<file path="design/flow/config.mk">
export PLATFORM = sky130hd
export DESIGN_NAME = pwmblink
export DESIGN_NICKNAME = pwmblink
export VERILOG_FILES = /design/flow/design.v
export SDC_FILE = /design/flow/constraint.sdc
export NUM_CORES = 4
export LEC_CHECK = 0
export ABC_AREA = 1
export CAP_MARGIN = 5
export CELL_PAD_IN_SITES_GLOBAL_PLACEMENT = 2
export CORE_ASPECT_RATIO = 1.91
export CORE_MARGIN = 7
export CORE_UTILIZATION = 40
export CTS_CLUSTER_DIAMETER = 227
export CTS_CLUSTER_SIZE = 98
export PLACE_DENSITY_LB_ADDON = 0.06
export SETUP_SLACK_MARGIN = -1.91
export SLEW_MARGIN = 20
export TNS_END_PERCENT = 20
</file>
<file path="design/flow/constraint.sdc">
create_clock -name core_clock -period 40.0 [get_ports {clk}]
set_input_delay 8.0000 -clock core_clock [delete_from_list [all_inputs] [get_ports {clk}]]
set_output_delay 8.0000 -clock core_clock [all_outputs]
set_load 0.01 [all_outputs]
</file>
<file path="design/flow/design.v">
module pwmblink(
    input  logic clk,
    input  logic rst,
    output logic RGB_R,
    output logic RGB_B,
    output logic RGB_G
);
    parameter CLKMAX = 12000000;  
    logic [31:0] counter;
    logic [8:0] x;  
    logic [7:0] sharktooth;  
    logic [7:0] red;
    logic [7:0] green;
    logic [7:0] blue;
    always_ff @(posedge clk) begin
        if (rst) begin
            counter <= 0;
            x <= 0;
            sharktooth <= 0;
        end else begin
        if (counter >= CLKMAX/360) begin
            counter <= 0;
            if (x >= 359) begin
                x <= 0;
            end
            else begin
                x <= x + 1;
            end
            end
        else begin
            counter <= counter + 1;
        end
        sharktooth <= sharktooth + 1;
        end
    end
    always_comb begin
        if(x < 60) begin
            green = 255*x/60;
            blue = 0;
            red  = 255;
        end else if (x < 120) begin
            green = 255;
            blue = 0;
            red  = 255 - 255*(x-60)/60;
        end else if (x < 180) begin
            green = 255;
            blue = 255*(x-120)/60;
            red  = 0;
        end else if (x < 240) begin
            green = 255 - 255*(x-180)/60;
            blue = 255;
            red  = 0;
        end else if (x < 300) begin
            green = 0;
            blue = 255;
            red  = 255*(x-240)/60;
        end else begin
            green = 0;
            blue = 255 - 255*(x-300)/60;
            red  = 255;
        end
    end
    assign {RGB_R, RGB_G, RGB_B} = {sharktooth < red, sharktooth < green, sharktooth < blue};
endmodule
</file>
<file path="design/flow/run.sh">
#!/bin/bash
# the make line also repeats each setting of config.mk as NAME=value (left out here)
make -C /OpenROAD-flow-scripts/flow DESIGN_CONFIG=/design/flow/config.mk WORK_HOME=/design/flow/orfs CLKGATE_MAP_FILE= finish
</file>
==> impl_metrics.prom, run 1 <==
# HELP chip_impl_metric Yosys and OpenROAD flow results
# TYPE chip_impl_metric gauge
chip_impl_metric{name="fin_total_pwr",unit="mW"} 0.546
chip_impl_info{name="tritoncts_clock_tree",value="yes"} 1
chip_impl_metric{name="worstSkewPairLatency",unit="ns"} 0.32
chip_impl_metric{name="top_cell_area_share",unit=""} 0.246
chip_impl_info{name="synth.top_cells.by_count",value="inv_1, nand2_1, ha_1, fa_1, nand3_1"} 1
chip_impl_metric{name="wirelength",unit="mm"} 62.3
chip_impl_metric{name="synth.cellmix.simpleShare",unit=""} 0.248
chip_impl_info{name="start_kind",value="register"} 1
chip_impl_metric{name="fp.dieArea",unit="sq um"} 52600
chip_impl_metric{name="cts.htree.levels",unit=""} 2
chip_impl_metric{name="postCtsSetupBuffers",unit=""} 0
chip_impl_info{name="ys_dominant_reg_cell",value="dfxtp_1"} 1
chip_impl_metric{name="coreArea",unit="sq um"} 45400
chip_impl_metric{name="pwr_density_cell",unit="nW/um^2"} 28.4
chip_impl_info{name="cp-startpoint",value="x[2]"} 1
chip_impl_metric{name="warnings",unit=""} 65
chip_impl_info{name="critPathSlowestCell",value="xor2_1"} 1
chip_impl_metric{name="timing.critical_path.fanout_max",unit=""} 15
chip_impl_metric{name="power_frac_clock",unit=""} 0.089
chip_impl_metric{name="grt_pass1_wl",unit="mm"} 95.1
chip_impl_info{name="yosys-dominant-comb-family",value="adder cells"} 1
chip_impl_metric{name="worst_path_arrival_time",unit="ns"} 13.24
chip_impl_info{name="timing.rr.start",value="x[0]"} 1
chip_impl_info{name="rsz0062_at_grt",value="no"} 1
chip_impl_metric{name="timing.max_slew.rel_slack",unit=""} 0.224
chip_impl_metric{name="met1Wirelength",unit="mm"} 21.6
chip_impl_metric{name="cp_num_buf_inv",unit=""} 9
chip_impl_metric{name="routed-wl-met3",unit="mm"} 1.14
chip_impl_metric{name="cts_inserted_buffers",unit=""} 5
chip_impl_metric{name="global_route.overflow_total",unit=""} 0
chip_impl_metric{name="switching_power",unit="mW"} 0.319
chip_impl_metric{name="area_growth_syn_to_layout",unit="%"} 4.56
chip_impl_metric{name="number_of_vias_in_the_routed_layout",unit=""} 16200
chip_impl_metric{name="dp_hpwl",unit="mm"} 55.4
chip_impl_metric{name="post_synth_num_cell_types",unit=""} 67
chip_impl_metric{name="route.met2.wl",unit="mm"} 34.7
chip_impl_metric{name="die_width",unit="microns"} 169
chip_impl_info{name="routed.top_layer",value="met4"} 1
chip_impl_metric{name="tritoncts_num_sinks",unit=""} 49
chip_impl_info{name="critical_path.top_delay_family",value="simple AND/OR/NAND/NOR gates"} 1
chip_impl_metric{name="r2r.worst_path.cells",unit=""} 6
chip_impl_metric{name="post_cts_hold_buffer_count",unit=""} 0
chip_impl_info{name="worst-setup-path-type",value="register to output port"} 1
chip_impl_metric{name="floorplan.die.height",unit="microns"} 311
chip_impl_metric{name="irDropWorstVdd",unit="mV"} 0.0195
chip_impl_metric{name="average_detailed_routed_wire_length_per_instance",unit="microns"} 19.5
chip_impl_metric{name="pwr-share-seq",unit=""} 0.095
chip_impl_metric{name="critPathRequiredTime",unit="ns"} 32.00
chip_impl_metric{name="cts.repair.resized",unit=""} 0
chip_impl_metric{name="clock_pin_slew_of_the_registers_on_the_worst_case_setup_and_hold_paths",unit="ns"} 0.08
chip_impl_metric{name="fillerInstances",unit=""} 4973
chip_impl_metric{name="power.leakage",unit="nW"} 10.2
chip_impl_metric{name="ys_cells",unit=""} 2593
chip_impl_metric{name="ys_async_sr_fraction",unit=""} 0
chip_impl_metric{name="cellInternalPower",unit="mW"} 0.228
chip_impl_metric{name="timing_max_transition_violations_final",unit=""} 0
chip_impl_metric{name="synth-edff-count",unit=""} 0
chip_impl_metric{name="power_combinational",unit="mW"} 0.446
chip_impl_metric{name="grt_max_degree",unit=""} 25
chip_impl_info{name="topCellsByArea",value="fa_1, ha_1, inv_1"} 1
chip_impl_metric{name="whs_path_depth",unit=""} 2
chip_impl_metric{name="power.clock.total",unit="mW"} 0.0484
chip_impl_info{name="ctsRootBufferMaster",value="clkbuf_16"} 1
chip_impl_metric{name="antenna_violations_before_repair",unit=""} 1
chip_impl_metric{name="synth_adder_area_share",unit=""} 0.407
chip_impl_info{name="power_leader",value="combinational cells"} 1
chip_impl_metric{name="fin_crit",unit="ns"} 21.24
chip_impl_metric{name="synthXorXnorAreaFrac",unit=""} 0.0423
chip_impl_metric{name="finalHoldViolations",unit=""} 0
chip_impl_info{name="worstReg2RegEnd",value="x[5]"} 1
chip_impl_metric{name="syn_avg_cell_area",unit="sq um"} 7.10
chip_impl_metric{name="yosysWarningCount",unit=""} 1
chip_impl_metric{name="port_buffers",unit=""} 4
chip_impl_metric{name="drc_errors",unit=""} 0
chip_impl_metric{name="diodes",unit=""} 0
chip_impl_info{name="netlist.top_cell.by_instances",value="inv_1"} 1
chip_impl_metric{name="ys_sh_aoi",unit=""} 0.107
chip_impl_info{name="cp-endpoint",value="RGB_R"} 1
chip_impl_metric{name="detailed_router_iteration_count_before_antenna_repair",unit=""} 6
chip_impl_info{name="yosysTopAreaCell",value="fa_1"} 1
chip_impl_metric{name="setup.reg_to_reg.worst_slack",unit="ns"} 36.97
chip_impl_metric{name="setup-violations-final",unit=""} 0
chip_impl_metric{name="first_global_vias",unit=""} 17000
chip_impl_metric{name="power.combinational.fraction",unit=""} 0.816
chip_impl_metric{name="powerSeq",unit="mW"} 0.0520
chip_impl_metric{name="ys_seq_elements",unit=""} 49
chip_impl_metric{name="ios",unit=""} 5
chip_impl_info{name="status",value="complete, no violations"} 1
chip_impl_metric{name="drt.antenna.violating_nets",unit=""} 0
chip_impl_metric{name="worst_path_max_stage_delay",unit="ns"} 0.95
chip_impl_metric{name="synth_seq_share",unit=""} 0.0533
chip_impl_metric{name="finalCritPeriodShare",unit=""} 0.531
chip_impl_metric{name="post_synth_inst_count",unit=""} 2593
chip_impl_metric{name="critical_path_cell_count",unit=""} 73
chip_impl_metric{name="maxCapViolations",unit=""} 0
chip_impl_metric{name="max_slew.worst_pin.slew",unit="ns"} 1.16
chip_impl_metric{name="synth_chip_area",unit="sq um"} 18400
chip_impl_metric{name="clock_path_buffers",unit=""} 2
chip_impl_metric{name="fp_util",unit=""} 0.406
chip_impl_metric{name="mappedNetlistArea",unit="sq um"} 18400
chip_impl_info{name="cp_common_cell",value="nand2_1"} 1
chip_impl_metric{name="finalSetupTns",unit="ns"} 0
chip_impl_info{name="hp-start",value="counter[14]"} 1
chip_impl_metric{name="timing.fmax",unit="MHz"} 47.1
chip_impl_metric{name="route.detailed.vias_per_inst",unit=""} 5.07
chip_impl_metric{name="power.switching_fraction",unit=""} 0.583
chip_impl_metric{name="gpl.final_weighted_congestion",unit=""} 0.923
chip_impl_metric{name="synthMuxAreaShare",unit=""} 0.000544
chip_impl_info{name="hp-class",value="register to register"} 1
chip_impl_metric{name="placementRows",unit=""} 108
chip_impl_metric{name="net_total_in_the_final_layout",unit=""} 3058
chip_impl_metric{name="groute.usage.overall",unit=""} 0.237
chip_impl_metric{name="detailedRoute.firstIterationViolations",unit=""} 646
chip_impl_info{name="holdPathEnd",value="counter[15]"} 1
chip_impl_metric{name="setup_skew",unit="ns"} 0.0151
chip_impl_info{name="critPathCaptureType",value="output port"} 1
==> metal layers <==
| layer | vias to the layer above | track usage |
|---|---|---|
| met5 | - | 0 |
| met4 | 0 | 0.154 |
| met3 | 159 | 0.0169 |
| met2 | 285 | 0.472 |
| met1 | 7699 | 0.225 |
| li1 | 8063 | - |
==> per-stage QoR <==
stage | cell area, sq um | setup slack [ns] | utilization | hold slack, ns | std cells
floorplan | 18500 | 21.59 | - | 0.433 | 2608
global placement | 19100 | 19.31 | 0.421 | 0.462 | 3191
detailed placement | 19100 | 19.16 | 0.421 | 0.464 | 3191
CTS | 19300 | 18.79 | 0.424 | 0.479 | 3199
global route | 19300 | 17.60 | 0.424 | 0.510 | 3199
finish | 19300 | 18.76 | 0.424 | 0.474 | 3199
==> layout make-up <==
type | count | area (sq um) | share of cell area
clock buffers | 6 | 139 | 0.00721
well taps | 605 | 757 | 0.0393
multi-input cells | 1894 | 14900 | 0.772
inverters | 630 | 2390 | 0.124
flip-flops and latches | 49 | 981 | 0.0510
repair buffers | 13 | 108 | 0.00559
clock inverters | 2 | 17.5 | 0.000910
==> inputs of run 2 (changes only) <==
ABC_AREA = not set   (was 1)
CAP_MARGIN = 20   (was 5)
CELL_PAD_IN_SITES_DETAIL_PLACEMENT = 0   (was not set)
CELL_PAD_IN_SITES_GLOBAL_PLACEMENT = not set   (was 2)
CORE_ASPECT_RATIO = 0.5   (was 1.91)
CORE_MARGIN = 2   (was 7)
CORE_UTILIZATION = 58   (was 40)
CTS_CLUSTER_DIAMETER = 400   (was 227)
CTS_CLUSTER_SIZE = 54   (was 98)
GPL_TIMING_DRIVEN = 0   (was not set)
MIN_ROUTING_LAYER = met1   (was not set)
PLACE_DENSITY_LB_ADDON = not set   (was 0.06)
SETUP_SLACK_MARGIN = -0.32   (was -1.91)
SLEW_MARGIN = 40   (was 20)
TNS_END_PERCENT = 5   (was 20)
clock period = 34.5 ns   (was 40.0 ns; I/O delays follow)
==> run 2 against run 1 <==
Combinational power increased by about 20%; critical path type unchanged; area after synthesis barely moved; register-to-register slack worse by 5.5 ns; clock-buffer cell count is 1 lower; clock power grew 21%; non-clock buffer count rose by 59; still clean on timing, DRC and antenna.
==> impl_metrics.prom, run 2 <==
# HELP chip_impl_metric Yosys and OpenROAD flow results
# TYPE chip_impl_metric gauge
chip_impl_metric{name="power_frac_clock",unit=""} 0.089
chip_impl_metric{name="diodes",unit=""} 0
chip_impl_info{name="cp-endpoint",value="RGB_R"} 1
chip_impl_info{name="worstReg2RegEnd",value="x[8]"} 1
chip_impl_metric{name="synth_seq_share",unit=""} 0.0532
chip_impl_metric{name="setup_skew",unit="ns"} 0.0151
chip_impl_metric{name="route.detailed.vias_per_inst",unit=""} 5.96
chip_impl_info{name="ctsRootBufferMaster",value="clkbuf_16"} 1
chip_impl_metric{name="post_synth_inst_count",unit=""} 2258
chip_impl_info{name="cp_common_cell",value="inv_1"} 1
chip_impl_metric{name="worstSkewPairLatency",unit="ns"} 0.33
chip_impl_metric{name="timing_max_transition_violations_final",unit=""} 0
chip_impl_metric{name="synthXorXnorAreaFrac",unit=""} 0.0724
chip_impl_info{name="rsz0062_at_grt",value="no"} 1
chip_impl_metric{name="ios",unit=""} 5
chip_impl_metric{name="gpl.final_weighted_congestion",unit=""} 1.00
chip_impl_metric{name="postPlaceCellArea",unit="sq um"} 19100
chip_impl_metric{name="worst_path_max_stage_delay",unit="ns"} 0.71
chip_impl_info{name="ys_dominant_reg_cell",value="dfxtp_1"} 1
chip_impl_metric{name="groute.usage.overall",unit=""} 0.334
chip_impl_metric{name="timing.max_slew.rel_slack",unit=""} 0.330
chip_impl_metric{name="antenna_violations_before_repair",unit=""} 0
chip_impl_metric{name="finalCritPeriodShare",unit=""} 0.693
chip_impl_metric{name="cts.repair.resized",unit=""} 0
chip_impl_metric{name="max_slew.worst_pin.slew",unit="ns"} 0.995
chip_impl_metric{name="m1_gr_usage",unit=""} 0.497
chip_impl_metric{name="finalSetupTns",unit="ns"} 0
chip_impl_metric{name="critPathRequiredTime",unit="ns"} 27.60
chip_impl_metric{name="port_buffers",unit=""} 4
chip_impl_metric{name="setup-violations-final",unit=""} 0
chip_impl_info{name="power_leader",value="combinational cells"} 1
chip_impl_info{name="critPathCaptureType",value="output port"} 1
chip_impl_metric{name="net_total_in_the_final_layout",unit=""} 2751
chip_impl_metric{name="clock_pin_slew_of_the_registers_on_the_worst_case_setup_and_hold_paths",unit="ns"} 0.10
chip_impl_info{name="cp-startpoint",value="x[4]"} 1
chip_impl_metric{name="yosysWarningCount",unit=""} 1
chip_impl_metric{name="fillerInstances",unit=""} 2965
chip_impl_info{name="busiest_layer",value="met1"} 1
chip_impl_metric{name="fp.dieArea",unit="sq um"} 33300
chip_impl_metric{name="cellInternalPower",unit="mW"} 0.287
chip_impl_metric{name="top_cell_area_share",unit=""} 0.245
chip_impl_metric{name="maxCapViolations",unit=""} 0
chip_impl_metric{name="drt.antenna.violating_nets",unit=""} 0
chip_impl_metric{name="pwr_density_cell",unit="nW/um^2"} 34.0
chip_impl_metric{name="post_synth_num_cell_types",unit=""} 106
chip_impl_metric{name="postCtsSetupBuffers",unit=""} 0
chip_impl_metric{name="grt_pass1_wl",unit="mm"} 85.2
chip_impl_metric{name="whs_path_depth",unit=""} 2
chip_impl_info{name="status",value="complete, no violations"} 1
chip_impl_metric{name="synth-edff-count",unit=""} 0
chip_impl_metric{name="cp_num_buf_inv",unit=""} 12
chip_impl_info{name="netlist.top_cell.by_instances",value="inv_1"} 1
chip_impl_metric{name="grt_max_degree",unit=""} 18
chip_impl_metric{name="mappedNetlistArea",unit="sq um"} 18400
chip_impl_info{name="hp-start",value="counter[15]"} 1
chip_impl_metric{name="ys_seq_elements",unit=""} 49
chip_impl_metric{name="switching_power",unit="mW"} 0.370
chip_impl_metric{name="dp_hpwl",unit="mm"} 46.2
chip_impl_metric{name="die_width",unit="microns"} 256
chip_impl_metric{name="warnings",unit=""} 67
chip_impl_metric{name="gr-usage-met3",unit=""} 0.0864
chip_impl_metric{name="coreArea",unit="sq um"} 31500
chip_impl_metric{name="power.leakage",unit="nW"} 9.09
chip_impl_metric{name="ys_sh_aoi",unit=""} 0.216
chip_impl_metric{name="first_global_vias",unit=""} 15100
chip_impl_metric{name="power.combinational.fraction",unit=""} 0.819
chip_impl_metric{name="pwr-share-seq",unit=""} 0.092
chip_impl_metric{name="critical_path_cell_count",unit=""} 51
chip_impl_info{name="start_kind",value="register"} 1
chip_impl_metric{name="global_route.usage.met2",unit=""} 0.483
chip_impl_metric{name="irDropWorstVdd",unit="mV"} 0.0361
chip_impl_info{name="synth.top_cells.by_count",value="inv_1, ha_1, fa_1, a21oi_1, nor2_1"} 1
chip_impl_metric{name="wirelength",unit="mm"} 54.8
chip_impl_metric{name="synth.cellmix.simpleShare",unit=""} 0.132
chip_impl_metric{name="ys_async_sr_fraction",unit=""} 0
chip_impl_metric{name="syn_avg_cell_area",unit="sq um"} 8.16
chip_impl_metric{name="average_detailed_routed_wire_length_per_instance",unit="microns"} 20.1
chip_impl_metric{name="worst_path_arrival_time",unit="ns"} 17.00
chip_impl_metric{name="powerSeq",unit="mW"} 0.0605
chip_impl_metric{name="synth_chip_area",unit="sq um"} 18400
chip_impl_metric{name="detailedRoute.firstIterationViolations",unit=""} 1547
chip_impl_info{name="yosysTopAreaCell",value="fa_1"} 1
chip_impl_metric{name="timing.fmax",unit="MHz"} 41.8
chip_impl_metric{name="ys_cells",unit=""} 2258
chip_impl_metric{name="placementRows",unit=""} 46
chip_impl_info{name="hp-class",value="register to register"} 1
chip_impl_metric{name="tritoncts_num_sinks",unit=""} 49
chip_impl_metric{name="drc_errors",unit=""} 0
chip_impl_metric{name="setup.reg_to_reg.worst_slack",unit="ns"} 31.44
chip_impl_metric{name="fp_util",unit=""} 0.585
chip_impl_info{name="holdPathEnd",value="counter[15]"} 1
chip_impl_info{name="critPathSlowestCell",value="or4_1"} 1
chip_impl_metric{name="stdcell_area",unit="sq um"} 19300
chip_impl_metric{name="area_growth_syn_to_layout",unit="%"} 4.79
chip_impl_info{name="critical_path.top_delay_family",value="AND-OR/OR-AND gates"} 1
chip_impl_info{name="tritoncts_clock_tree",value="yes"} 1
chip_impl_metric{name="power.clock.total",unit="mW"} 0.0587
chip_impl_metric{name="number_of_vias_in_the_routed_layout",unit=""} 16200
chip_impl_metric{name="detailed_router_iteration_count_before_antenna_repair",unit=""} 5
chip_impl_metric{name="finalHoldViolations",unit=""} 0
chip_impl_metric{name="cts.htree.levels",unit=""} 2
chip_impl_metric{name="synth_adder_area_share",unit=""} 0.408
chip_impl_metric{name="cts_inserted_buffers",unit=""} 5
chip_impl_metric{name="fin_crit",unit="ns"} 23.90
chip_impl_info{name="yosys-dominant-comb-family",value="adder cells"} 1
chip_impl_info{name="topCellsByArea",value="fa_1, ha_1, inv_1"} 1
chip_impl_metric{name="power_combinational",unit="mW"} 0.537
chip_impl_metric{name="global_route.overflow_total",unit=""} 0
chip_impl_metric{name="clock_path_buffers",unit=""} 2
chip_impl_metric{name="r2r.worst_path.cells",unit=""} 8
chip_impl_metric{name="floorplan.die.height",unit="microns"} 130
chip_impl_metric{name="synthMuxAreaShare",unit=""} 0.0149
chip_impl_info{name="timing.rr.start",value="x[4]"} 1
chip_impl_info{name="worst-setup-path-type",value="register to output port"} 1
chip_impl_metric{name="power.switching_fraction",unit=""} 0.563
chip_impl_metric{name="post_cts_hold_buffer_count",unit=""} 0
chip_impl_metric{name="timing.critical_path.fanout_max",unit=""} 12
==> run 2: cell type report <==
class                   instances  area, sq um  area share
repair buffers                  6         58.8     0.00305
flip-flops and latches         49          982      0.0509
inverters                     433         1630      0.0842
clock inverters                 3         26.3     0.00136
well taps                     432          541      0.0280
clock buffers                   5          125     0.00648
multi-input cells            1725        15700       0.812
plain buffers                  66          280      0.0145
==> run 2: per-stage QoR <==
step	worst slack (ns)	cells	utilization	power, mW	hold slack [ns]
detailed placement	11.24	2709	0.608	0.583	0.476
global route	9.68	2719	0.613	0.721	0.530
global placement	10.68	2709	0.606	0.579	0.450
CTS	10.78	2717	0.612	0.646	0.494
finish	10.60	2719	0.613	0.657	0.493
floorplan	14.22	2273	-	0.452	0.438
==> run 2: routing by layer <==
metal	up-vias	wire [microns]	part of all wire
li1	7725	-	-
met1	7788	26300	0.48
met2	606	21500	0.39
met3	74	5760	0.11
met4	0	1270	0.023
met5	-	0	0
==> inputs of run 3 (changes only) <==
CELL_PAD_IN_SITES_DETAIL_PLACEMENT = not set   (was 0)
CORE_ASPECT_RATIO = not set   (was 0.5)
CORE_UTILIZATION = 65   (was 58)
CTS_CLUSTER_DIAMETER = not set   (was 400)
CTS_CLUSTER_SIZE = not set   (was 54)
GPL_TIMING_DRIVEN = not set   (was 0)
MIN_ROUTING_LAYER = not set   (was met1)
SETUP_SLACK_MARGIN = not set   (was -0.32)
SLEW_MARGIN = 20   (was 40)
TNS_END_PERCENT = not set   (was 5)
clock period = 27.0 ns   (was 34.5 ns; I/O delays follow)
==> run 3 against run 2 <==
Largest cell class unchanged; die area shrank 11%; global-route usage is 3.5 points higher; still clean; worst hold slack lost 0.0046 ns; flip-flop count is the same; area after synthesis unchanged.
==> impl_metrics.prom, run 3 <==
# HELP chip_impl_metric Yosys and OpenROAD flow results
# TYPE chip_impl_metric gauge
chip_impl_info{name="yosysTopAreaCell",value="fa_1"} 1
chip_impl_metric{name="power_combinational",unit="mW"} 0.700
chip_impl_metric{name="synth-edff-count",unit=""} 0
chip_impl_metric{name="instances_no_fill",unit=""} 2615
chip_impl_info{name="status",value="complete, no violations"} 1
chip_impl_metric{name="postPlaceCellArea",unit="sq um"} 18900
chip_impl_metric{name="clock_pin_slew_of_the_registers_on_the_worst_case_setup_and_hold_paths",unit="ns"} 0.07
chip_impl_metric{name="wirelength",unit="mm"} 52.9
chip_impl_metric{name="cellInternalPower",unit="mW"} 0.377
chip_impl_metric{name="cts.repair.resized",unit=""} 0
chip_impl_info{name="yosys-dominant-comb-family",value="adder cells"} 1
chip_impl_metric{name="ios",unit=""} 5
chip_impl_metric{name="post_synth_num_cell_types",unit=""} 106
chip_impl_metric{name="ys_async_sr_fraction",unit=""} 0
chip_impl_metric{name="irDropWorstVdd",unit="mV"} 0.0365
chip_impl_info{name="critPathCaptureType",value="output port"} 1
chip_impl_info{name="power_leader",value="combinational cells"} 1
chip_impl_metric{name="area_growth_syn_to_layout",unit="%"} 3.21
chip_impl_metric{name="critical_path_cell_count",unit=""} 46
chip_impl_metric{name="post_synth_inst_count",unit=""} 2258
chip_impl_metric{name="setup.reg_to_reg.worst_slack",unit="ns"} 24.22
chip_impl_metric{name="mappedNetlistArea",unit="sq um"} 18400
chip_impl_metric{name="finalHoldViolations",unit=""} 0
chip_impl_metric{name="timing.critical_path.fanout_max",unit=""} 18
chip_impl_metric{name="floorplan.die.height",unit="microns"} 172
chip_impl_metric{name="gpl.final_weighted_congestion",unit=""} 1.05
chip_impl_metric{name="setup_skew",unit="ns"} 0.00958
chip_impl_metric{name="port_buffers",unit=""} 4
chip_impl_info{name="tritoncts_clock_tree",value="yes"} 1
chip_impl_metric{name="tritoncts_num_sinks",unit=""} 49
chip_impl_metric{name="fin_worst_hold_slack",unit="ns"} 0.489
chip_impl_metric{name="synth_adder_area_share",unit=""} 0.408
chip_impl_info{name="topCellsByArea",value="fa_1, ha_1, inv_1"} 1
chip_impl_metric{name="stdcell_area",unit="sq um"} 19000
chip_impl_metric{name="synth.cellmix.simpleShare",unit=""} 0.132
chip_impl_metric{name="synth_chip_area",unit="sq um"} 18400
chip_impl_metric{name="top_cell_area_share",unit=""} 0.245
chip_impl_metric{name="groute.usage.overall",unit=""} 0.369
chip_impl_metric{name="worst_path_max_stage_delay",unit="ns"} 0.66
chip_impl_metric{name="coreArea",unit="sq um"} 27900
chip_impl_metric{name="post_cts_hold_buffer_count",unit=""} 0
chip_impl_metric{name="synth_seq_share",unit=""} 0.0532
chip_impl_metric{name="fp.dieArea",unit="sq um"} 29700
chip_impl_metric{name="global_route.overflow_total",unit=""} 0
chip_impl_metric{name="placed_cells_incl_taps",unit=""} 2606
chip_impl_metric{name="max_slew.worst_pin.slew",unit="ns"} 0.993
chip_impl_info{name="critPathSlowestCell",value="nor2_1"} 1
chip_impl_info{name="ys_dominant_reg_cell",value="dfxtp_1"} 1
chip_impl_metric{name="timing.max_slew.rel_slack",unit=""} 0.337
chip_impl_info{name="hp-start",value="counter[15]"} 1
chip_impl_metric{name="syn_avg_cell_area",unit="sq um"} 8.16
chip_impl_metric{name="final_core_util",unit=""} 0.683
chip_impl_metric{name="pwr_density_cell",unit="nW/um^2"} 44.6
chip_impl_metric{name="ys_cells",unit=""} 2258
chip_impl_metric{name="setup_ws",unit="ns"} 6.10
chip_impl_info{name="cp-endpoint",value="RGB_R"} 1
chip_impl_metric{name="synthMuxAreaShare",unit=""} 0.0149
chip_impl_metric{name="power.combinational.fraction",unit=""} 0.826
chip_impl_metric{name="power.leakage",unit="nW"} 9.02
chip_impl_metric{name="finalSetupTns",unit="ns"} 0
chip_impl_metric{name="powerSeq",unit="mW"} 0.0767
chip_impl_metric{name="first_global_vias",unit=""} 16000
chip_impl_info{name="cp-startpoint",value="x[4]"} 1
chip_impl_metric{name="grt_pass1_wl",unit="mm"} 84.7
chip_impl_metric{name="timing.fmax",unit="MHz"} 47.9
chip_impl_info{name="ctsRootBufferMaster",value="clkbuf_16"} 1
chip_impl_metric{name="placementRows",unit=""} 61
chip_impl_metric{name="timing_max_transition_violations_final",unit=""} 0
chip_impl_info{name="netlist.top_cell.by_instances",value="inv_1"} 1
chip_impl_info{name="worstReg2RegEnd",value="x[8]"} 1
chip_impl_metric{name="fin_crit",unit="ns"} 20.90
chip_impl_metric{name="preCtsSetupSlack",unit="ns"} 6.66
chip_impl_metric{name="fp_util",unit=""} 0.662
chip_impl_metric{name="pwr-share-seq",unit=""} 0.090
chip_impl_metric{name="detailedRoute.firstIterationViolations",unit=""} 1546
chip_impl_metric{name="cts_inserted_buffers",unit=""} 5
chip_impl_info{name="synth.top_cells.by_count",value="inv_1, ha_1, fa_1, a21oi_1, nor2_1"} 1
chip_impl_metric{name="drc_errors",unit=""} 0
chip_impl_metric{name="worst_path_arrival_time",unit="ns"} 15.50
chip_impl_metric{name="antenna_violations_before_repair",unit=""} 1
chip_impl_metric{name="synthXorXnorAreaFrac",unit=""} 0.0724
chip_impl_info{name="cp_common_cell",value="inv_1"} 1
chip_impl_metric{name="yosysWarningCount",unit=""} 1
chip_impl_info{name="rsz0062_at_grt",value="no"} 1
chip_impl_metric{name="detailed_router_iteration_count_before_antenna_repair",unit=""} 5
chip_impl_metric{name="finalCritPeriodShare",unit=""} 0.774
chip_impl_metric{name="critPathRequiredTime",unit="ns"} 21.60
chip_impl_info{name="hp-class",value="register to register"} 1
chip_impl_info{name="start_kind",value="register"} 1
chip_impl_metric{name="clock_path_buffers",unit=""} 2
chip_impl_info{name="timing.rr.start",value="counter[1]"} 1
chip_impl_metric{name="fin_total_pwr",unit="mW"} 0.848
chip_impl_metric{name="drt.antenna.violating_nets",unit=""} 0
chip_impl_metric{name="power.switching_fraction",unit=""} 0.555
chip_impl_metric{name="dp_hpwl",unit="mm"} 44.4
chip_impl_metric{name="net_total_in_the_final_layout",unit=""} 2700
chip_impl_metric{name="die_width",unit="microns"} 172
chip_impl_metric{name="postCtsSetupBuffers",unit=""} 0
chip_impl_metric{name="ys_sh_aoi",unit=""} 0.216
chip_impl_metric{name="number_of_vias_in_the_routed_layout",unit=""} 16400
chip_impl_metric{name="cp_num_buf_inv",unit=""} 7
chip_impl_info{name="worst-setup-path-type",value="register to output port"} 1
chip_impl_metric{name="whs_path_depth",unit=""} 2
chip_impl_metric{name="maxCapViolations",unit=""} 0
chip_impl_info{name="holdPathEnd",value="counter[15]"} 1
chip_impl_metric{name="power_frac_clock",unit=""} 0.084
chip_impl_metric{name="route.detailed.vias_per_inst",unit=""} 6.29
chip_impl_info{name="critical_path.top_delay_family",value="simple AND/OR/NAND/NOR gates"} 1
chip_impl_metric{name="warnings",unit=""} 67
chip_impl_metric{name="fillerInstances",unit=""} 2390
chip_impl_metric{name="worstSkewPairLatency",unit="ns"} 0.29
chip_impl_metric{name="power.clock.total",unit="mW"} 0.0711
chip_impl_metric{name="ys_seq_elements",unit=""} 49
chip_impl_metric{name="setup-violations-final",unit=""} 0
chip_impl_metric{name="r2r.worst_path.cells",unit=""} 12
chip_impl_metric{name="average_detailed_routed_wire_length_per_instance",unit="microns"} 20.2
chip_impl_metric{name="cts.htree.levels",unit=""} 2
chip_impl_metric{name="grt_max_degree",unit=""} 31
chip_impl_metric{name="switching_power",unit="mW"} 0.471
==> run 3: final cells by class <==
type / count / area [sq um] / area share
multi-input combinational: 1725 / 15600 / 0.820
tap: 378 / 473 / 0.0249
timing repair buffer: 21 / 168 / 0.00881
inverter: 433 / 1630 / 0.0854
clock buffer: 6 / 129 / 0.00677
antenna: 1 / 2.50 / 0.000132
clock inverter: 2 / 38.8 / 0.00204
sequential: 49 / 981 / 0.0516
==> run 3: layer usage <==
layer / up-vias / GRT usage / wire length [microns]
li1: 7650 / - / -
met1: 7922 / 0.494 / 21900
met2: 710 / 0.596 / 23800
met3: 158 / 0.0476 / 4370
met4: 0 / 0.170 / 2860
met5: - / 0 / 0
==> inputs of run 4 (changes only) <==
CAP_MARGIN = 5   (was 20)
CORE_ASPECT_RATIO = 0.5   (was not set)
CORE_UTILIZATION = 67   (was 65)
CTS_CLUSTER_DIAMETER = 351   (was not set)
CTS_CLUSTER_SIZE = 40   (was not set)
SETUP_SLACK_MARGIN = 4.19   (was not set)
clock period = 15.1 ns   (was 27.0 ns; I/O delays follow)
==> run 4 against run 3 <==
Now fails the layout checks on negative setup slack; worst setup slack worse by 7.2 ns; critical path type unchanged; register-to-register slack worse by 12 ns; worst hold slack better by 0.080 ns; sequential power up 77%; area after synthesis unchanged; flip-flop count unchanged; largest cell class unchanged; clock skew up 0.0017 ns; utilization up 21 points.
==> impl_metrics.prom, run 4 <==
# HELP chip_impl_metric Yosys and OpenROAD flow results
# TYPE chip_impl_metric gauge
chip_impl_info{name="critPathCaptureType",value="output port"} 1
chip_impl_metric{name="top_cell_area_share",unit=""} 0.245
chip_impl_metric{name="power_combinational",unit="mW"} 1.85
chip_impl_metric{name="average_detailed_routed_wire_length_per_instance",unit="microns"} 27.1
chip_impl_info{name="topCellsByArea",value="fa_1, ha_1, inv_1"} 1
chip_impl_metric{name="synth-edff-count",unit=""} 0
chip_impl_metric{name="instances_no_fill",unit=""} 3061
chip_impl_metric{name="timing_max_transition_violations_final",unit=""} 0
chip_impl_metric{name="wirelength",unit="mm"} 83.1
chip_impl_metric{name="grt_max_degree",unit=""} 25
chip_impl_metric{name="finalSetupTns",unit="ns"} -3.11
chip_impl_info{name="power_leader",value="combinational cells"} 1
chip_impl_metric{name="grt_pass1_wl",unit="mm"} 113
chip_impl_metric{name="drc_errors",unit=""} 0
chip_impl_metric{name="whs_path_depth",unit=""} 2
chip_impl_info{name="yosys-dominant-comb-family",value="adder cells"} 1
chip_impl_metric{name="ys_sh_aoi",unit=""} 0.216
chip_impl_metric{name="pwr-share-seq",unit=""} 0.064
chip_impl_info{name="synth.top_cells.by_count",value="inv_1, ha_1, fa_1, a21oi_1, nor2_1"} 1
chip_impl_metric{name="finalHoldViolations",unit=""} 0
chip_impl_info{name="critPathSlowestCell",value="nor4_2"} 1
chip_impl_metric{name="power.switching_fraction",unit=""} 0.536
chip_impl_metric{name="post_cts_hold_buffer_count",unit=""} 0
chip_impl_metric{name="power.leakage",unit="nW"} 11.5
chip_impl_metric{name="tritoncts_num_sinks",unit=""} 49
chip_impl_info{name="worst-setup-path-type",value="register to output port"} 1
chip_impl_metric{name="antenna_violations_before_repair",unit=""} 5
chip_impl_metric{name="placementRows",unit=""} 42
chip_impl_metric{name="worstSkewPairLatency",unit="ns"} 0.34
chip_impl_metric{name="ys_cells",unit=""} 2258
chip_impl_metric{name="setup_skew",unit="ns"} 0.0113
chip_impl_info{name="status",value="failed layout checks"} 1
chip_impl_metric{name="power_frac_clock",unit=""} 0.064
chip_impl_metric{name="floorplan.die.height",unit="microns"} 121
chip_impl_metric{name="fin_crit",unit="ns"} 16.22
chip_impl_metric{name="fin_total_pwr",unit="mW"} 2.12
chip_impl_metric{name="coreArea",unit="sq um"} 26700
chip_impl_metric{name="number_of_vias_in_the_routed_layout",unit=""} 21800
chip_impl_metric{name="yosysWarningCount",unit=""} 1
chip_impl_metric{name="ys_async_sr_fraction",unit=""} 0
chip_impl_info{name="critical_path.top_delay_family",value="simple AND/OR/NAND/NOR gates"} 1
chip_impl_metric{name="pwr_density_cell",unit="nW/um^2"} 89.2
chip_impl_metric{name="synth_adder_area_share",unit=""} 0.408
chip_impl_metric{name="gpl.final_weighted_congestion",unit=""} 1.05
chip_impl_metric{name="net_total_in_the_final_layout",unit=""} 3166
chip_impl_metric{name="post_synth_num_cell_types",unit=""} 106
chip_impl_metric{name="ios",unit=""} 5
chip_impl_info{name="timing.rr.start",value="counter[1]"} 1
chip_impl_metric{name="groute.usage.overall",unit=""} 0.511
chip_impl_metric{name="timing.max_slew.rel_slack",unit=""} 0.224
chip_impl_metric{name="irDropWorstVdd",unit="mV"} 0.108
chip_impl_info{name="ys_dominant_reg_cell",value="dfxtp_1"} 1
chip_impl_info{name="cp-endpoint",value="RGB_B"} 1
chip_impl_metric{name="post_synth_inst_count",unit=""} 2258
chip_impl_metric{name="worst_path_max_stage_delay",unit="ns"} 0.62
chip_impl_metric{name="r2r.worst_path.cells",unit=""} 12
chip_impl_metric{name="first_global_vias",unit=""} 20800
chip_impl_metric{name="synth_seq_share",unit=""} 0.0532
chip_impl_metric{name="maxCapViolations",unit=""} 0
chip_impl_metric{name="timing.fmax",unit="MHz"} 61.7
chip_impl_metric{name="cp_num_buf_inv",unit=""} 8
chip_impl_metric{name="power.clock.total",unit="mW"} 0.136
chip_impl_metric{name="finalCritPeriodShare",unit=""} 1.07
chip_impl_metric{name="detailedRoute.firstIterationViolations",unit=""} 3740
chip_impl_metric{name="final_core_util",unit=""} 0.890
chip_impl_metric{name="setup-violations-final",unit=""} 3
chip_impl_metric{name="global_route.overflow_total",unit=""} 0
chip_impl_metric{name="setup.reg_to_reg.worst_slack",unit="ns"} 12.09
chip_impl_info{name="holdPathEnd",value="counter[6]"} 1
chip_impl_metric{name="fp_util",unit=""} 0.689
chip_impl_metric{name="mappedNetlistArea",unit="sq um"} 18400
chip_impl_metric{name="area_growth_syn_to_layout",unit="%"} 29.2
chip_impl_info{name="yosysTopAreaCell",value="fa_1"} 1
chip_impl_metric{name="drt.antenna.violating_nets",unit=""} 0
chip_impl_metric{name="fp.dieArea",unit="sq um"} 28900
chip_impl_metric{name="critical_path_cell_count",unit=""} 47
chip_impl_metric{name="synthMuxAreaShare",unit=""} 0.0149
chip_impl_metric{name="synth.cellmix.simpleShare",unit=""} 0.132
chip_impl_metric{name="clock_pin_slew_of_the_registers_on_the_worst_case_setup_and_hold_paths",unit="ns"} 0.09
chip_impl_metric{name="power.combinational.fraction",unit=""} 0.872
chip_impl_metric{name="ys_seq_elements",unit=""} 49
chip_impl_metric{name="route.detailed.vias_per_inst",unit=""} 7.11
chip_impl_metric{name="cellInternalPower",unit="mW"} 0.986
chip_impl_metric{name="clock_path_buffers",unit=""} 2
chip_impl_metric{name="max_slew.worst_pin.slew",unit="ns"} 1.16
chip_impl_metric{name="placed_cells_incl_taps",unit=""} 3017
chip_impl_metric{name="fin_worst_hold_slack",unit="ns"} 0.569
chip_impl_info{name="hp-class",value="register to register"} 1
chip_impl_metric{name="worst_path_arrival_time",unit="ns"} 13.20
chip_impl_metric{name="detailed_router_iteration_count_before_antenna_repair",unit=""} 28
chip_impl_metric{name="setup_ws",unit="ns"} -1.12
chip_impl_metric{name="port_buffers",unit=""} 4
chip_impl_metric{name="cts.htree.levels",unit=""} 2
chip_impl_metric{name="dp_hpwl",unit="mm"} 54.2
chip_impl_metric{name="powerSeq",unit="mW"} 0.136
chip_impl_metric{name="syn_avg_cell_area",unit="sq um"} 8.16
chip_impl_info{name="cp-startpoint",value="x[6]"} 1
chip_impl_info{name="so.violations",value="negative setup slack"} 1
chip_impl_info{name="start_kind",value="register"} 1
chip_impl_metric{name="cts_inserted_buffers",unit=""} 5
chip_impl_metric{name="synth_chip_area",unit="sq um"} 18400
chip_impl_info{name="rsz0062_at_grt",value="yes"} 1
chip_impl_metric{name="synthXorXnorAreaFrac",unit=""} 0.0724
chip_impl_info{name="worstReg2RegEnd",value="x[8]"} 1
chip_impl_info{name="tritoncts_clock_tree",value="yes"} 1
chip_impl_info{name="ctsRootBufferMaster",value="clkbuf_16"} 1
chip_impl_metric{name="timing.critical_path.fanout_max",unit=""} 5
chip_impl_metric{name="die_width",unit="microns"} 239
chip_impl_metric{name="warnings",unit=""} 70
chip_impl_metric{name="critPathRequiredTime",unit="ns"} 12.08
chip_impl_info{name="netlist.top_cell.by_instances",value="inv_1"} 1
chip_impl_info{name="hp-start",value="counter[6]"} 1
chip_impl_metric{name="switching_power",unit="mW"} 1.14
-- run 4: repair_timing --
item,CTS,global route
resized,113,113
buffers inserted,16,13
endpoints found under the setup margin,3,3
pin swaps,46,74
-- run 4: layout make-up --
cell class                 count  area (sq um)
inverter                     433          1640
timing repair buffer         487          3720
fill                        1202          2940
clock inverter                 3          28.8
sequential                    49          1000
tap                          352           440
clock buffer                   5           125
antenna                        7          17.5
multi-input combinational   1725         16800
-- run 4: metal layers --
layer / vias up / part of all wire / global-route usage
li1: 8566 / - / -
met1: 9837 / 0.33 / 0.604
met2: 2356 / 0.40 / 0.785
met3: 1004 / 0.17 / 0.206
met4: 12 / 0.11 / 0.313
met5: - / 0.0041 / 0
-- run 4: through the flow --
stage | setup slack, ns | area (sq um)
3_3_place_gp | -0.517 | 22400
3_5_place_dp | -0.660 | 22400
2_1_floorplan | -0.0192 | 18800
4_1_cts | -0.134 | 23100
5_1_grt | -1.29 | 23800
6_report | -1.12 | 23800
==> inputs of run 5 (changes only) <==
CAP_MARGIN = 20   (was 5)
CORE_ASPECT_RATIO = not set   (was 0.5)
CORE_UTILIZATION = 40   (was 67)
CTS_CLUSTER_DIAMETER = not set   (was 351)
CTS_CLUSTER_SIZE = not set   (was 40)
SETUP_SLACK_MARGIN = 4.26   (was 4.19)
clock period = 24.2 ns   (was 15.1 ns; I/O delays follow)
==> run 5 against run 4 <==
The run now finishes clean; die area up 65%; largest power group unchanged; first-iteration DRC count down 60%; power decreased by 56%; register-to-register slack better by 9.4 ns; sequential share of layout area rose by 0.74 points; clock power decreased by 48%; final area down 16%; via count shrank 25%; final cell count is 6.1% lower; global-route usage shrank 27 points; synthesized cell count unchanged.
==> impl_metrics.prom, run 5 <==
# HELP chip_impl_metric Yosys and OpenROAD flow results
# TYPE chip_impl_metric gauge
chip_impl_metric{name="diodes",unit=""} 0
chip_impl_metric{name="fin_crit",unit="ns"} 19.26
chip_impl_metric{name="power_combinational",unit="mW"} 0.778
chip_impl_metric{name="post_cts_hold_buffer_count",unit=""} 0
chip_impl_info{name="ctsRootBufferMaster",value="clkbuf_16"} 1
chip_impl_metric{name="synth.cellmix.simpleShare",unit=""} 0.132
chip_impl_metric{name="ys_sh_aoi",unit=""} 0.216
chip_impl_metric{name="timing.fmax",unit="MHz"} 51.9
chip_impl_metric{name="synth-edff-count",unit=""} 0
chip_impl_info{name="rsz0062_at_grt",value="no"} 1
chip_impl_metric{name="floorplan.die.height",unit="microns"} 219
chip_impl_metric{name="first_global_vias",unit=""} 16600
chip_impl_metric{name="synthXorXnorAreaFrac",unit=""} 0.0724
chip_impl_info{name="ys_dominant_reg_cell",value="dfxtp_1"} 1
chip_impl_metric{name="worst_path_max_stage_delay",unit="ns"} 0.62
chip_impl_info{name="yosys-dominant-comb-family",value="adder cells"} 1
chip_impl_metric{name="number_of_vias_in_the_routed_layout",unit=""} 16300
chip_impl_metric{name="worstSkewPairLatency",unit="ns"} 0.30
chip_impl_metric{name="clock_path_buffers",unit=""} 2
chip_impl_metric{name="finalSetupTns",unit="ns"} 0
chip_impl_info{name="yosysTopAreaCell",value="fa_1"} 1
chip_impl_info{name="tritoncts_clock_tree",value="yes"} 1
chip_impl_metric{name="die_width",unit="microns"} 219
chip_impl_metric{name="warnings",unit=""} 65
chip_impl_info{name="holdPathEnd",value="counter[15]"} 1
chip_impl_metric{name="timing.critical_path.fanout_max",unit=""} 19
chip_impl_metric{name="grt_pass1_wl",unit="mm"} 91.4
chip_impl_metric{name="area_growth_syn_to_layout",unit="%"} 7.92
chip_impl_metric{name="detailed_router_iteration_count_before_antenna_repair",unit=""} 6
chip_impl_metric{name="synthMuxAreaShare",unit=""} 0.0149
chip_impl_metric{name="fp_util",unit=""} 0.406
chip_impl_metric{name="fillerInstances",unit=""} 4558
chip_impl_metric{name="fin_worst_hold_slack",unit="ns"} 0.477
chip_impl_metric{name="antenna_violations_before_repair",unit=""} 2
chip_impl_metric{name="power.leakage",unit="nW"} 9.25
chip_impl_metric{name="finalHoldViolations",unit=""} 0
chip_impl_metric{name="whs_path_depth",unit=""} 2
chip_impl_metric{name="maxCapViolations",unit=""} 0
chip_impl_metric{name="detailedRoute.firstIterationViolations",unit=""} 1487
chip_impl_info{name="power_leader",value="combinational cells"} 1
chip_impl_info{name="critPathSlowestCell",value="clkdlybuf4s50_1"} 1
chip_impl_metric{name="placementRows",unit=""} 78
chip_impl_info{name="topCellsByArea",value="fa_1, ha_1, inv_1"} 1
chip_impl_info{name="timing.rr.start",value="counter[1]"} 1
chip_impl_info{name="cp_common_cell",value="inv_1"} 1
chip_impl_metric{name="synth_chip_area",unit="sq um"} 18400
chip_impl_metric{name="finalCritPeriodShare",unit=""} 0.796
chip_impl_info{name="hp-class",value="register to register"} 1
chip_impl_info{name="netlist.top_cell.by_instances",value="inv_1"} 1
chip_impl_metric{name="post_synth_num_cell_types",unit=""} 106
chip_impl_metric{name="drc_errors",unit=""} 0
chip_impl_metric{name="setup-violations-final",unit=""} 0
chip_impl_metric{name="grt_max_degree",unit=""} 31
chip_impl_metric{name="critical_path_cell_count",unit=""} 45
chip_impl_metric{name="stdcell_area",unit="sq um"} 19900
chip_impl_metric{name="mappedNetlistArea",unit="sq um"} 18400
chip_impl_info{name="cp-endpoint",value="RGB_R"} 1
chip_impl_metric{name="instances_no_fill",unit=""} 2873
chip_impl_metric{name="gpl.final_weighted_congestion",unit=""} 0.954
chip_impl_metric{name="pwr-share-seq",unit=""} 0.091
chip_impl_info{name="hp-start",value="counter[15]"} 1
chip_impl_metric{name="port_buffers",unit=""} 4
chip_impl_metric{name="powerSeq",unit="mW"} 0.0850
chip_impl_metric{name="average_detailed_routed_wire_length_per_instance",unit="microns"} 19.7
chip_impl_metric{name="yosysWarningCount",unit=""} 1
chip_impl_info{name="start_kind",value="register"} 1
chip_impl_metric{name="power.clock.total",unit="mW"} 0.0709
chip_impl_metric{name="power.switching_fraction",unit=""} 0.561
chip_impl_metric{name="fp.dieArea",unit="sq um"} 47800
chip_impl_info{name="critPathCaptureType",value="output port"} 1
chip_impl_metric{name="irDropWorstVdd",unit="mV"} 0.0335
chip_impl_metric{name="wirelength",unit="mm"} 56.7
chip_impl_info{name="worst-setup-path-type",value="register to output port"} 1
chip_impl_metric{name="worst_path_arrival_time",unit="ns"} 14.42
chip_impl_metric{name="synth_adder_area_share",unit=""} 0.408
chip_impl_metric{name="postPlaceCellArea",unit="sq um"} 19200
chip_impl_metric{name="setup.reg_to_reg.worst_slack",unit="ns"} 21.46
chip_impl_metric{name="route.detailed.vias_per_inst",unit=""} 5.66
chip_impl_metric{name="cts_inserted_buffers",unit=""} 5
chip_impl_info{name="cp-startpoint",value="x[2]"} 1
chip_impl_metric{name="global_route.overflow_total",unit=""} 0
chip_impl_metric{name="post_synth_inst_count",unit=""} 2258
chip_impl_metric{name="max_slew.worst_pin.slew",unit="ns"} 0.984
chip_impl_info{name="status",value="complete, no violations"} 1
chip_impl_metric{name="ys_seq_elements",unit=""} 49
chip_impl_metric{name="coreArea",unit="sq um"} 45400
chip_impl_metric{name="cp_num_buf_inv",unit=""} 7
chip_impl_info{name="critical_path.top_delay_family",value="AND-OR/OR-AND gates"} 1
chip_impl_metric{name="synth_seq_share",unit=""} 0.0532
chip_impl_metric{name="critPathRequiredTime",unit="ns"} 19.36
chip_impl_metric{name="switching_power",unit="mW"} 0.524
chip_impl_metric{name="cts.htree.levels",unit=""} 2
chip_impl_metric{name="top_cell_area_share",unit=""} 0.245
chip_impl_metric{name="drt.antenna.violating_nets",unit=""} 0
chip_impl_metric{name="ys_cells",unit=""} 2258
chip_impl_metric{name="groute.usage.overall",unit=""} 0.244
chip_impl_info{name="worstReg2RegEnd",value="x[4]"} 1
chip_impl_metric{name="clock_pin_slew_of_the_registers_on_the_worst_case_setup_and_hold_paths",unit="ns"} 0.07
chip_impl_metric{name="dp_hpwl",unit="mm"} 47.1
chip_impl_metric{name="ios",unit=""} 5
chip_impl_metric{name="setup_skew",unit="ns"} 0.0111
chip_impl_metric{name="pwr_density_cell",unit="nW/um^2"} 47.0
chip_impl_metric{name="syn_avg_cell_area",unit="sq um"} 8.16
chip_impl_info{name="synth.top_cells.by_count",value="inv_1, ha_1, fa_1, a21oi_1, nor2_1"} 1
chip_impl_metric{name="r2r.worst_path.cells",unit=""} 12
chip_impl_metric{name="ys_async_sr_fraction",unit=""} 0
chip_impl_metric{name="timing_max_transition_violations_final",unit=""} 0
chip_impl_metric{name="tritoncts_num_sinks",unit=""} 49
chip_impl_metric{name="net_total_in_the_final_layout",unit=""} 2737
chip_impl_metric{name="timing.max_slew.rel_slack",unit=""} 0.342
chip_impl_metric{name="placed_cells_incl_taps",unit=""} 2831
chip_impl_metric{name="power.combinational.fraction",unit=""} 0.833
chip_impl_metric{name="cellInternalPower",unit="mW"} 0.410
chip_impl_metric{name="power_frac_clock",unit=""} 0.076
run 5: through the flow:
step	util	setup slack, ns	total power, mW
3_5_place_dp	0.422	3.80	0.837
3_3_place_gp	0.422	3.89	0.832
5_1_grt	0.438	4.24	1.03
4_1_cts	0.427	4.27	0.914
6_report	0.438	4.94	0.934
2_1_floorplan	-	5.98	0.645
run 5: final cells by class:
cell class              count  area, sq um  area share
repair buffers             57          445      0.0224
well taps                 600          751      0.0377
multi-input cells        1726        15900       0.800
clock buffers               6          129     0.00648
flip-flops and latches     49          982      0.0494
inverters                 433         1650      0.0828
clock inverters             2         15.0    0.000755
run 5: timing repair:
item / in CTS / in global routing
pin swaps: 3 / 8
buffers inserted: 3 / 30
gates resized: 9 / 59
gates cloned: 1 / 0
endpoints found under the setup margin: 3 / 3
run 5: per-layer routing:
metal / part of all wire / global-route usage / wire (microns)
met1: 0.43 / 0.325 / 24400
met2: 0.46 / 0.406 / 26100
met3: 0.075 / 0.0392 / 4230
met4: 0.034 / 0.0714 / 1950
met5: 0 / 0 / 0
==> inputs of run 6 (changes only) <==
CORE_UTILIZATION = 67   (was 40)
SETUP_SLACK_MARGIN = not set   (was 4.26)
clock period = 18.6 ns   (was 24.2 ns; I/O delays follow)
==> run 6 against run 5 <==
Utilization rose by 28 points; register-to-register slack got worse by 5.6 ns; area after synthesis unchanged; wire length decreased by 5.2%; worst hold slack gained 0.023 ns; via count increased by 2.1%; non-clock buffer count decreased by 8; clock power is 37% higher; power up 33%; clock skew rose by 0.0034 ns; largest cell class unchanged.
==> impl_metrics.prom, run 6 <==
# HELP chip_impl_metric Yosys and OpenROAD flow results
# TYPE chip_impl_metric gauge
chip_impl_info{name="status",value="complete, no violations"} 1
chip_impl_metric{name="net_total_in_the_final_layout",unit=""} 2729
chip_impl_metric{name="cts_inserted_buffers",unit=""} 5
chip_impl_metric{name="power.leakage",unit="nW"} 9.20
chip_impl_metric{name="postPlaceCellArea",unit="sq um"} 18900
chip_impl_info{name="critPathSlowestCell",value="a21oi_1"} 1
chip_impl_info{name="timing.rr.start",value="counter[1]"} 1
chip_impl_metric{name="ys_cells",unit=""} 2258
chip_impl_metric{name="critPathRequiredTime",unit="ns"} 14.88
chip_impl_metric{name="worstSkewPairLatency",unit="ns"} 0.30
chip_impl_metric{name="synth.cellmix.simpleShare",unit=""} 0.132
chip_impl_metric{name="powerSeq",unit="mW"} 0.111
chip_impl_metric{name="preCtsSetupSlack",unit="ns"} -0.00945
chip_impl_metric{name="timing.critical_path.fanout_max",unit=""} 13
chip_impl_metric{name="grt_pass1_wl",unit="mm"} 85.3
chip_impl_metric{name="maxCapViolations",unit=""} 0
chip_impl_metric{name="setup.reg_to_reg.worst_slack",unit="ns"} 15.86
chip_impl_metric{name="drc_errors",unit=""} 0
chip_impl_metric{name="wirelength",unit="mm"} 53.7
chip_impl_metric{name="synth_adder_area_share",unit=""} 0.408
chip_impl_metric{name="port_buffers",unit=""} 4
chip_impl_metric{name="instances_no_fill",unit=""} 2606
chip_impl_info{name="holdPathEnd",value="counter[15]"} 1
chip_impl_metric{name="top_cell_area_share",unit=""} 0.245
chip_impl_metric{name="synth-edff-count",unit=""} 0
chip_impl_metric{name="post_synth_num_cell_types",unit=""} 106
chip_impl_metric{name="fin_total_pwr",unit="mW"} 1.24
chip_impl_info{name="netlist.top_cell.by_instances",value="inv_1"} 1
chip_impl_metric{name="ys_async_sr_fraction",unit=""} 0
chip_impl_metric{name="cts.htree.levels",unit=""} 2
chip_impl_info{name="critical_path.top_delay_family",value="AND-OR/OR-AND gates"} 1
chip_impl_info{name="cp-startpoint",value="x[2]"} 1
chip_impl_metric{name="max_slew.worst_pin.slew",unit="ns"} 1.02
chip_impl_metric{name="placed_cells_incl_taps",unit=""} 2583
chip_impl_metric{name="placementRows",unit=""} 60
chip_impl_metric{name="fin_crit",unit="ns"} 18.08
chip_impl_info{name="critPathCaptureType",value="output port"} 1
chip_impl_metric{name="global_route.overflow_total",unit=""} 0
chip_impl_info{name="worst-setup-path-type",value="register to output port"} 1
chip_impl_metric{name="synthXorXnorAreaFrac",unit=""} 0.0724
chip_impl_metric{name="whs_path_depth",unit=""} 2
chip_impl_metric{name="floorplan.die.height",unit="microns"} 170
chip_impl_metric{name="cp_num_buf_inv",unit=""} 8
chip_impl_info{name="hp-class",value="register to register"} 1
chip_impl_info{name="worstReg2RegEnd",value="x[4]"} 1
chip_impl_info{name="cp-endpoint",value="RGB_R"} 1
chip_impl_metric{name="pwr-share-seq",unit=""} 0.090
chip_impl_metric{name="mappedNetlistArea",unit="sq um"} 18400
chip_impl_metric{name="average_detailed_routed_wire_length_per_instance",unit="microns"} 20.6
chip_impl_metric{name="tritoncts_num_sinks",unit=""} 49
chip_impl_info{name="synth.top_cells.by_count",value="inv_1, ha_1, fa_1, a21oi_1, nor2_1"} 1
chip_impl_metric{name="timing_max_transition_violations_final",unit=""} 0
chip_impl_metric{name="die_width",unit="microns"} 170
chip_impl_info{name="ctsRootBufferMaster",value="clkbuf_16"} 1
chip_impl_metric{name="clock_pin_slew_of_the_registers_on_the_worst_case_setup_and_hold_paths",unit="ns"} 0.08
chip_impl_metric{name="yosysWarningCount",unit=""} 1
chip_impl_metric{name="area_growth_syn_to_layout",unit="%"} 5.13
chip_impl_metric{name="drt.antenna.violating_nets",unit=""} 0
chip_impl_metric{name="number_of_vias_in_the_routed_layout",unit=""} 16600
chip_impl_metric{name="route.detailed.vias_per_inst",unit=""} 6.37
chip_impl_metric{name="finalCritPeriodShare",unit=""} 0.972
chip_impl_metric{name="gpl.final_weighted_congestion",unit=""} 1.01
chip_impl_metric{name="fin_worst_hold_slack",unit="ns"} 0.500
chip_impl_metric{name="irDropWorstVdd",unit="mV"} 0.0751
chip_impl_metric{name="switching_power",unit="mW"} 0.705
chip_impl_metric{name="first_global_vias",unit=""} 16300
chip_impl_metric{name="cellInternalPower",unit="mW"} 0.535
chip_impl_info{name="topCellsByArea",value="fa_1, ha_1, inv_1"} 1
chip_impl_metric{name="grt_max_degree",unit=""} 30
chip_impl_metric{name="worst_path_arrival_time",unit="ns"} 14.36
chip_impl_metric{name="power.clock.total",unit="mW"} 0.0972
chip_impl_metric{name="fp_util",unit=""} 0.684
chip_impl_metric{name="setup_ws",unit="ns"} 0.520
chip_impl_metric{name="finalHoldViolations",unit=""} 0
chip_impl_metric{name="timing.max_slew.rel_slack",unit=""} 0.320
chip_impl_metric{name="synthMuxAreaShare",unit=""} 0.0149
chip_impl_metric{name="antenna_violations_before_repair",unit=""} 2
chip_impl_metric{name="worst_path_max_stage_delay",unit="ns"} 0.62
chip_impl_metric{name="syn_avg_cell_area",unit="sq um"} 8.16
chip_impl_metric{name="post_synth_inst_count",unit=""} 2258
chip_impl_metric{name="ios",unit=""} 5
chip_impl_metric{name="ys_sh_aoi",unit=""} 0.216
chip_impl_metric{name="diodes",unit=""} 0
chip_impl_info{name="hp-start",value="counter[15]"} 1
chip_impl_metric{name="fp.dieArea",unit="sq um"} 28900
chip_impl_metric{name="finalSetupTns",unit="ns"} 0
chip_impl_metric{name="clock_path_buffers",unit=""} 2
chip_impl_metric{name="detailedRoute.firstIterationViolations",unit=""} 1550
chip_impl_metric{name="final_core_util",unit=""} 0.719
chip_impl_metric{name="synth_seq_share",unit=""} 0.0532
chip_impl_metric{name="groute.usage.overall",unit=""} 0.377
chip_impl_info{name="tritoncts_clock_tree",value="yes"} 1
chip_impl_metric{name="ys_seq_elements",unit=""} 49
chip_impl_metric{name="pwr_density_cell",unit="nW/um^2"} 64.0
chip_impl_metric{name="warnings",unit=""} 67
chip_impl_metric{name="power_combinational",unit="mW"} 1.03
chip_impl_metric{name="r2r.worst_path.cells",unit=""} 12
chip_impl_metric{name="power.combinational.fraction",unit=""} 0.832
chip_impl_metric{name="setup_skew",unit="ns"} 0.0144
chip_impl_info{name="start_kind",value="register"} 1
chip_impl_metric{name="detailed_router_iteration_count_before_antenna_repair",unit=""} 7
chip_impl_metric{name="critical_path_cell_count",unit=""} 46
chip_impl_info{name="yosysTopAreaCell",value="fa_1"} 1
chip_impl_info{name="ys_dominant_reg_cell",value="dfxtp_1"} 1
chip_impl_metric{name="synth_chip_area",unit="sq um"} 18400
chip_impl_metric{name="setup-violations-final",unit=""} 0
chip_impl_metric{name="coreArea",unit="sq um"} 27000
chip_impl_metric{name="timing.fmax",unit="MHz"} 55.3
chip_impl_metric{name="power.switching_fraction",unit=""} 0.568
chip_impl_metric{name="stdcell_area",unit="sq um"} 19400
chip_impl_metric{name="power_frac_clock",unit=""} 0.078
chip_impl_info{name="power_leader",value="combinational cells"} 1
chip_impl_metric{name="dp_hpwl",unit="mm"} 44.8
chip_impl_info{name="yosys-dominant-comb-family",value="adder cells"} 1
[run 6: layout make-up]
type	instances	area [sq um]
Inverter	433	1630
Multi-Input combinational cell	1726	15800
Tap cell	341	427
Fill cell	2186	7580
Clock inverter	3	28.8
Sequential cell	49	987
Clock buffer	5	125
Timing Repair Buffer	49	390
[run 6: what timing repair did]
action                                  in CTS  in global routing
buffers inserted                             0                 14
gates resized                                3                 32
pin swaps                                    0                  7
gates cloned                                 0                  1
hold buffers                                 0                  0
endpoints found under the setup margin       3                  3
[run 6: metal layers]
| layer | up-vias | global-route usage | share of wire |
|---|---|---|---|
| li1 | 7693 | - | - |
| met1 | 7998 | 0.482 | 0.40 |
| met2 | 751 | 0.627 | 0.46 |
| met3 | 159 | 0.0626 | 0.083 |
| met4 | 2 | 0.180 | 0.056 |
| met5 | - | 0 | 0.00020 |
No activity file was given, so power comes from the tool's default toggle rates.
